// microprocessor
module microprocessor(clk, rst, outputPorts, inputPorts, imem_addr, imem_data, dmem_addr, dmem_we, dmem_wdata, dmem_rdata);
For scale: about 4700 cells after synthesis, roughly 1300 flip-flops, about 0.064 mm^2 of cells after synthesis.
==> flow/config.mk <==
export PLATFORM = sky130hd
export DESIGN_NAME = microprocessor
export DESIGN_NICKNAME = microprocessor
export VERILOG_FILES = /design/flow/design.v
export SDC_FILE = /design/flow/constraint.sdc
export NUM_CORES = 4
export LEC_CHECK = 0
export ABC_AREA = 0
export CAP_MARGIN = 20
export CORE_MARGIN = 2
export CORE_UTILIZATION = 70
export CTS_CLUSTER_SIZE = 58
export PLACE_DENSITY_LB_ADDON = 0.0
export SETUP_SLACK_MARGIN = 0.79
export SLEW_MARGIN = 20
==> flow/constraint.sdc <==
create_clock -name core_clock -period 2.79 [get_ports {clk}]
set_input_delay 0.5580 -clock core_clock [delete_from_list [all_inputs] [get_ports {clk}]]
set_output_delay 0.5580 -clock core_clock [all_outputs]
set_load 0.01 [all_outputs]
run.sh (not shown) runs the stock make flow with config.mk's settings and CLKGATE_MAP_FILE=.
The first run ended with an error in global routing with ODB-0269.
Then changed:
ABC_AREA = not set   (was 0)
CORE_UTILIZATION = 31   (was 70)
CTS_CLUSTER_SIZE = not set   (was 58)
PLACE_DENSITY_LB_ADDON = not set   (was 0.0)
SETUP_SLACK_MARGIN = not set   (was 0.79)
clock period = 8.17 ns   (was 2.79 ns; I/O delays follow)
=> This time the run went through all stages and came out clean; area after synthesis does not change; synthesized cell count stays the same; die size grows by 120%.
Then changed:
CORE_UTILIZATION = 68   (was 31)
PLACE_DENSITY = 0.66   (was not set)
TNS_END_PERCENT = 90   (was not set)
clock period = 4.87 ns   (was 8.17 ns; I/O delays follow)
=>
- The changed run completed with no timing, DRC or antenna violations
- power grows by about 60%
- utilization grows by 41 points
- cell area shrinks by about 2.4%
- worst hold slack degrades by 0.0066 ns
- combinational power grows by about 70%
- critical path depth is unchanged
Then changed:
ABC_AREA = 1   (was not set)
CORE_UTILIZATION = 72   (was 68)
CTS_CLUSTER_SIZE = 58   (was not set)
PLACE_DENSITY = not set   (was 0.66)
PLACE_DENSITY_LB_ADDON = 0.04   (was not set)
SETUP_SLACK_MARGIN = 0.79   (was not set)
TNS_END_PERCENT = not set   (was 90)
clock period = 2.79 ns   (was 4.87 ns; I/O delays follow)
Result:
- This time the run died in global routing, error ODB-0269
- area after synthesis goes up by about 3%
- die area goes down by about 2.7%
- synthesized cell count goes up by 55%
Then changed:
CORE_UTILIZATION = 40   (was 72)
CTS_CLUSTER_SIZE = not set   (was 58)
GPL_ROUTABILITY_DRIVEN = 1   (was not set)
MAX_ROUTING_LAYER = met4   (was not set)
PLACE_DENSITY_LB_ADDON = not set   (was 0.04)
SETUP_SLACK_MARGIN = not set   (was 0.79)
clock period = 6.0 ns   (was 2.79 ns; I/O delays follow)
Now the flow passed the timing, design-rule and antenna checks.
Die size increases by well over a third.
Area after synthesis is unchanged.
Synthesized cell count does not change.
Then changed:
CORE_UTILIZATION = 70   (was 40)
CTS_CLUSTER_SIZE = 58   (was not set)
GPL_ROUTABILITY_DRIVEN = not set   (was 1)
MAX_ROUTING_LAYER = not set   (was met4)
clock period = 2.79 ns   (was 6.0 ns; I/O delays follow)
Outcome: The new run produced a layout that fails on negative setup slack; setup slack got worse by 2.0 ns; cell count fell by a few percent; routed wire length climbs by a few percent; power grows by well over a third.

---

== build 43 ==
microprocessor again, from the RTL that the note above started with.
export LEC_CHECK = 0
export ABC_AREA = 1
export CAP_MARGIN = 15
export CELL_PAD_IN_SITES_GLOBAL_PLACEMENT = 1
export CORE_MARGIN = 2
export CORE_UTILIZATION = 40
export CTS_CLUSTER_DIAMETER = 44
export CTS_CLUSTER_SIZE = 93
export GPL_ROUTABILITY_DRIVEN = 1
export GPL_TIMING_DRIVEN = 0
export HOLD_SLACK_MARGIN = 0.03
export MAX_ROUTING_LAYER = met4
export MIN_ROUTING_LAYER = met2
export SETUP_SLACK_MARGIN = -0.15
export SLEW_MARGIN = 25
create_clock -name core_clock -period 6.0 [get_ports {clk}]
For build 43, the flow was terminated by a tool error in global routing (5_1_grt) and produced no final design.
### build 43 -> build 66
- an added TNS_END_PERCENT of 25
- a deleted SETUP_SLACK_MARGIN that had been -0.15
- a change of CAP_MARGIN from 15 to 30
- a change of CTS_CLUSTER_DIAMETER from 44 to 270
- a change of CORE_MARGIN from 2 to 8
- an added PLACE_DENSITY_LB_ADDON of 0.05
- an added CORE_ASPECT_RATIO of 1.02
- a change of CORE_UTILIZATION from 40 to 26
- a deleted CTS_CLUSTER_SIZE that had been 93
- a deleted GPL_TIMING_DRIVEN that had been 0
- an added CELL_PAD_IN_SITES_DETAIL_PLACEMENT of 1
- a deleted CELL_PAD_IN_SITES_GLOBAL_PLACEMENT that had been 1
- a deleted HOLD_SLACK_MARGIN that had been 0.03
- a change of the clock period (ns, I/O delays scaled along) from 6.0 to 3.99
Findings:
Build 66 did not stop at any stage, and its layout met the timing, design-rule and antenna checks. Build 66 ended with more total number of placement rows than build 43. [compare] base=build 43 new=build 66: starting utilization of the core area lost 14 points; vertical die dimension picked up an extra 110 microns. Diff build 43 -> build 66: placer congestion estimate went down; HPWL reported at the end of detailed placement -98 mm; synthesized instance count essentially unchanged. Looking at worst setup slack after placement across both flows, build 66 is the weaker of the two, with build 43 ahead. Reported for build 66 and build 43, post-synthesis instance area turned out identical to the last digit. Where area enclosed by the die boundary is concerned, build 43 is better than build 66. Re area fraction in mux cells: no difference whatsoever between build 66 and build 43.
Input-level comparison between build 78 and build 66:
- changing CAP_MARGIN from 30 to 20
- removing PLACE_DENSITY_LB_ADDON (formerly 0.05)
- removing CTS_CLUSTER_DIAMETER (formerly 270)
- changing CORE_MARGIN from 8 to 2
- changing SLEW_MARGIN from 25 to 20
- removing MIN_ROUTING_LAYER (formerly met2)
- changing CORE_UTILIZATION from 26 to 40
- removing MAX_ROUTING_LAYER (formerly met4)
- changing GPL_ROUTABILITY_DRIVEN from 1 to 0
- removing CORE_ASPECT_RATIO (formerly 1.02)
- removing TNS_END_PERCENT (formerly 25)
- removing CELL_PAD_IN_SITES_DETAIL_PLACEMENT (formerly 1)
- changing the clock period (ns, I/O delays scaled along) from 3.99 to 6.0
--- outcome ---
Build 78 did not stop at any stage, and its layout met the timing, design-rule and antenna checks. Of the two values seen for busiest metal layer after global routing, met3 was produced by build 66 and met2 by build 78. The final reports for build 78 and build 66 show final-layout non-clock buffer area share lower in the former. When the final numbers for build 78 and build 66 were put side by side, the combinational fraction of design power turned out to be greater in build 66. Compared with build 66, in build 78 cell area after layout now sits lower; detail-routed via count per cell now sits lower; layout buffer count excluding clock buffers now sits lower. Build 78 ends up with higher sequential share of layout area than build 66 does. The first-pass GRT wire length number comes out higher for build 66 vs build 78.

---

## juniper
microprocessor again, from the RTL that the note above started with.
Design microprocessor, start of the top module:
module microprocessor(clk, rst, outputPorts, inputPorts, imem_addr, imem_data, dmem_addr, dmem_we, dmem_wdata, dmem_rdata);
Settings: LEC_CHECK=0, CAP_MARGIN=30, CELL_PAD_IN_SITES_DETAIL_PLACEMENT=0, CORE_ASPECT_RATIO=0.96, CORE_MARGIN=2, CORE_UTILIZATION=66, CTS_CLUSTER_DIAMETER=270, GPL_ROUTABILITY_DRIVEN=1, MIN_ROUTING_LAYER=met1, SLEW_MARGIN=20, TNS_END_PERCENT=75; clock period 3.32 ns.
juniper finished every stage; the final checks, however, were not passed, the failures being negative setup slack.
Relative to juniper, the following input files were edited for nickel:
# juniper
export LEC_CHECK = 0
export CAP_MARGIN = 30
export CELL_PAD_IN_SITES_DETAIL_PLACEMENT = 0
export CORE_ASPECT_RATIO = 0.96
export CORE_MARGIN = 2
export CORE_UTILIZATION = 66
export CTS_CLUSTER_DIAMETER = 270
export GPL_ROUTABILITY_DRIVEN = 1
export MIN_ROUTING_LAYER = met1
export SLEW_MARGIN = 20
export TNS_END_PERCENT = 75
create_clock -name core_clock -period 3.32 [get_ports {clk}]
# nickel
export LEC_CHECK = 0
export CAP_MARGIN = 20
export CORE_MARGIN = 2
export CORE_UTILIZATION = 40
export SLEW_MARGIN = 20
create_clock -name core_clock -period 4.57 [get_ports {clk}]
## What came out
nickel finished end to end and its layout was clean on timing, DRC and antenna.
On number of cells traversed by the worst register-to-register path: between nickel and juniper, it ends up lower for nickel.
Summary of nickel over juniper: met2 routed wirelength higher; minimum clock period higher; sequential power lower; horizontal extent of the die higher.
NOTE final cell count without fillers juniper->nickel increased by a little under 10%
Highest signal layer in the routed design: met4 -> nickel, met5 -> juniper
#### Input delta (lagoon over nickel)
# nickel
export LEC_CHECK = 0
export CAP_MARGIN = 20
export CORE_MARGIN = 2
export CORE_UTILIZATION = 40
export SLEW_MARGIN = 20
create_clock -name core_clock -period 4.57 [get_ports {clk}]
# lagoon
export LEC_CHECK = 0
export CAP_MARGIN = 20
export CELL_PAD_IN_SITES_DETAIL_PLACEMENT = 2
export CORE_ASPECT_RATIO = 1.23
export CORE_MARGIN = 2
export CORE_UTILIZATION = 47
export GPL_TIMING_DRIVEN = 1
export HOLD_SLACK_MARGIN = 0.11
export MAX_ROUTING_LAYER = met5
export PLACE_DENSITY = 0.39
export SETUP_SLACK_MARGIN = 0.42
export SLEW_MARGIN = 20
create_clock -name core_clock -period 5.03 [get_ports {clk}]
[summary]
lagoon closes out successfully: all stages finished, all timing, DRC and antenna checks passed. [diff] post-route clock skew, lagoon relative to nickel: regression. | internal cell power | lagoon vs nickel | better |. Compared with nickel, in lagoon layout-stage area growth over the synthesis result went down 0.86 points; die outline height went up 2.3%.
Input changes introduced in indigo (baseline for comparison: lagoon):
# lagoon
export LEC_CHECK = 0
export CAP_MARGIN = 20
export CELL_PAD_IN_SITES_DETAIL_PLACEMENT = 2
export CORE_ASPECT_RATIO = 1.23
export CORE_MARGIN = 2
export CORE_UTILIZATION = 47
export GPL_TIMING_DRIVEN = 1
export HOLD_SLACK_MARGIN = 0.11
export MAX_ROUTING_LAYER = met5
export PLACE_DENSITY = 0.39
export SETUP_SLACK_MARGIN = 0.42
export SLEW_MARGIN = 20
create_clock -name core_clock -period 5.03 [get_ports {clk}]
# indigo
export LEC_CHECK = 0
export ABC_AREA = 0
export CAP_MARGIN = 20
export CORE_MARGIN = 2
export CORE_UTILIZATION = 70
export CTS_CLUSTER_SIZE = 58
export SETUP_SLACK_MARGIN = 0.73
export SLEW_MARGIN = 20
create_clock -name core_clock -period 2.79 [get_ports {clk}]
## What came out
Number of gates resized after CTS ended up 322 higher on indigo than on lagoon.
Relative to lagoon, last weighted congestion value of the routability-driven placer has gone up in indigo.
indigo against lagoon: number of enable flip-flop cells comparable; floorplan utilization rose 23 points.
[indigo vs lagoon] total die area: lower in indigo
indigo never completed, since it errored out during global routing (5_1_grt).
Per the comparison of indigo with lagoon, total CTS buffers decreased by 9 relative to the old numbers, hold-fix buffer count after cts held steady.

---

== run D ==
Starting RTL as in the previous note.
clock: 4.95 ns
lec_check: 0
cap_margin: 20
cell_pad_in_sites_global_placement: 3
core_margin: 2
core_utilization: 54
cts_cluster_diameter: 371
max_routing_layer: met4
slew_margin: 35
diff inputs: run D => run M
- a deleted MAX_ROUTING_LAYER that had been met4
- a change of SLEW_MARGIN from 35 to 20
- a change of CORE_UTILIZATION from 54 to 65
- a deleted CTS_CLUSTER_DIAMETER that had been 371
- a deleted CELL_PAD_IN_SITES_GLOBAL_PLACEMENT that had been 3
- a change of the clock period (ns, I/O delays scaled along) from 4.95 to 2.61
[summary]
The final report for run M shows a completed flow and a layout that fails verification, specifically setup timing. Diff run M..run D | clock sink count | unchanged. In run M the wire length of the first global-routing pass turned out about 2% higher than in run D. NOTE: placed wire-length estimate after detailed placement in run M falls short of that of run D. Wire: run M routes more than run D. [diff] setup slack, run M relative to run D: regression. The count of buffers not belonging to the clock network in the layout in run M was higher than what run D gave.

---

job 9858:
microprocessor again, from the RTL that the note above started with.
==> flow/design.v (excerpt) <==
module microprocessor(clk, rst, outputPorts, inputPorts, imem_addr, imem_data, dmem_addr, dmem_we, dmem_wdata, dmem_rdata);
	parameter BUS_SIZE = 32;
	parameter DIR_SIZE = BUS_SIZE;
	parameter OPC_SIZE = BUS_SIZE; 
	parameter DIR_SIZE_INTERNAL = 5;  
	input clk;
	input rst;
	input [1:0] inputPorts;
	output [7:0] outputPorts;
	output [7:0] imem_addr;
	input [31:0] imem_data;
	output [7:0] dmem_addr;
	output dmem_we;
	output [31:0] dmem_wdata;
	input [31:0] dmem_rdata;
	wire MemaReg;
	wire rst_n;
	wire enWrSram;
	wire [2 : 0] ALUSelector;
	wire enWriteMemory;
	wire branch;
	wire jump;
	wire enablePC;
	wire fteALU;
	wire regDst;
	wire [OPC_SIZE - 1 : 0] opCode;
	wire flagZ;
	wire [1:0] dirSelPC;
	wire [BUS_SIZE - 1 : 0] outMemory;
	wire [BUS_SIZE - 1 : 0] DRB_reg_file;
	wire [BUS_SIZE - 1 : 0] ALU_res;	
	assign rst_n = rst;
	data_path #(.BUS_SIZE(BUS_SIZE), .DIR_SIZE(DIR_SIZE)) myData(
		.opCode(opCode),
		.MemaReg(MemaReg),
		.enWrSram(enWrSram),
		.ALUSelector(ALUSelector),
		.enablePC(enablePC),
		.fteALU(fteALU),
		.clk(clk),
		.rst(rst_n),
		.regDst(regDst),
		.dirSelPC(dirSelPC),
		.flagZ(flagZ),
		.ALU_res_memory(ALU_res),
		.outMemory_memory(outMemory),
		.DRB_reg_file_memory(DRB_reg_file),
		.imem_addr(imem_addr),
		.imem_data(imem_data)
	);
	control_path #(.BUS_SIZE(BUS_SIZE), .DIR_SIZE(DIR_SIZE)) myControl(
		.opCode(opCode[31:26]),
		.functionCode(opCode[5:0]),
		.MemaReg(MemaReg),
		.enWrSram(enWrSram),
		.ALUSelector(ALUSelector),
		.enWriteMemory(enWriteMemory),
		.fteALU(fteALU),
		.enablePC(enablePC),
		.clk(clk),
		.rst(rst_n),
		.regDst(regDst),
		.dirSelPC(dirSelPC),
		.flagZ(flagZ)	
	);
	wire [7:0] dirmemory;
	wire enablePortsController;
	wire enableMemoryController;
	wire selectReadMemory;
  ...
make LEC_CHECK=0 CAP_MARGIN=0 CELL_PAD_IN_SITES_DETAIL_PLACEMENT=0 CORE_ASPECT_RATIO=0.96 CORE_MARGIN=2 CORE_UTILIZATION=71 CTS_CLUSTER_DIAMETER=270 CTS_CLUSTER_SIZE=15 GPL_ROUTABILITY_DRIVEN=1 MIN_ROUTING_LAYER=met1 SETUP_SLACK_MARGIN=-0.16 SLEW_MARGIN=20 TNS_END_PERCENT=75 finish   # period 3.24 ns
Job 9858: complete, dirty (setup timing)
#### Input delta (job 8171 over job 9858)
==> flow/config.mk <==
export PLATFORM = sky130hd
export DESIGN_NAME = microprocessor
export DESIGN_NICKNAME = microprocessor
export VERILOG_FILES = /design/flow/design.v
export SDC_FILE = /design/flow/constraint.sdc
export NUM_CORES = 4
export LEC_CHECK = 0
export ABC_AREA = 1
export CAP_MARGIN = 0
export CELL_PAD_IN_SITES_DETAIL_PLACEMENT = 0
export CORE_ASPECT_RATIO = 0.96
export CORE_MARGIN = 2
export CORE_UTILIZATION = 70
export CTS_CLUSTER_DIAMETER = 221
export GPL_ROUTABILITY_DRIVEN = 1
export MIN_ROUTING_LAYER = met1
export SLEW_MARGIN = 20
export TNS_END_PERCENT = 75
==> flow/constraint.sdc <==
create_clock -name core_clock -period 2.81 [get_ports {clk}]
set_input_delay 0.5620 -clock core_clock [delete_from_list [all_inputs] [get_ports {clk}]]
set_output_delay 0.5620 -clock core_clock [all_outputs]
set_load 0.01 [all_outputs]
--- outcome ---
In job 8171 the implementation ran to completion but is not tape-out ready, as the final checks report setup timing.
[job 8171] number of antenna violations at the first check in global routing rose 8 relative to job 9858
On post-CTS setup buffer count, the lower figure sits with job 9858, not job 8171.
On number of clock buffers in the layout, the higher figure sits with job 8171, not job 9858.
Delta(number of setup violations in the final report, job 8171 - job 9858) > 0
Looking at final area, job 8171 sits 7.5% higher than job 9858 does.
Going from job 9858 to job 8171, die area grew by a few percent.
[compare] base=job 9858 new=job 8171: count of mapped cells out of synthesis went up; logic depth of the worst path, buffers included +4; number of buffers created by CTS higher; utilization rose by 2.6 points.
The inputs of job 8917 differ from those of job 8171 as listed below.
==> flow/config.mk <==
export PLATFORM = sky130hd
export DESIGN_NAME = microprocessor
export DESIGN_NICKNAME = microprocessor
export VERILOG_FILES = /design/flow/design.v
export SDC_FILE = /design/flow/constraint.sdc
export NUM_CORES = 4
export LEC_CHECK = 0
export ABC_AREA = 1
export CAP_MARGIN = 20
export CORE_MARGIN = 2
export CORE_UTILIZATION = 70
export CTS_CLUSTER_SIZE = 58
export HOLD_SLACK_MARGIN = 0.29
export PLACE_DENSITY_LB_ADDON = 0.27
export SLEW_MARGIN = 20
==> flow/constraint.sdc <==
create_clock -name core_clock -period 2.79 [get_ports {clk}]
set_input_delay 0.5580 -clock core_clock [delete_from_list [all_inputs] [get_ports {clk}]]
set_output_delay 0.5580 -clock core_clock [all_outputs]
set_load 0.01 [all_outputs]
Notes after the runs:
In job 8917 the implementation completed, yet the final layout does not meet the checks, the culprit being setup timing. Final critical path time including I/O delays and setup | job 8917 above job 8171. Clock group total power: job 8171 and job 8917 compared, lower one is job 8171. Looking at routing usage on met1 across job 8171 and job 8917, the one that comes out higher is job 8171. Comparing utilization of the core after routing for job 8171 and job 8917, the bigger number came from job 8917.
Power is estimated from default activity; no workload was simulated.
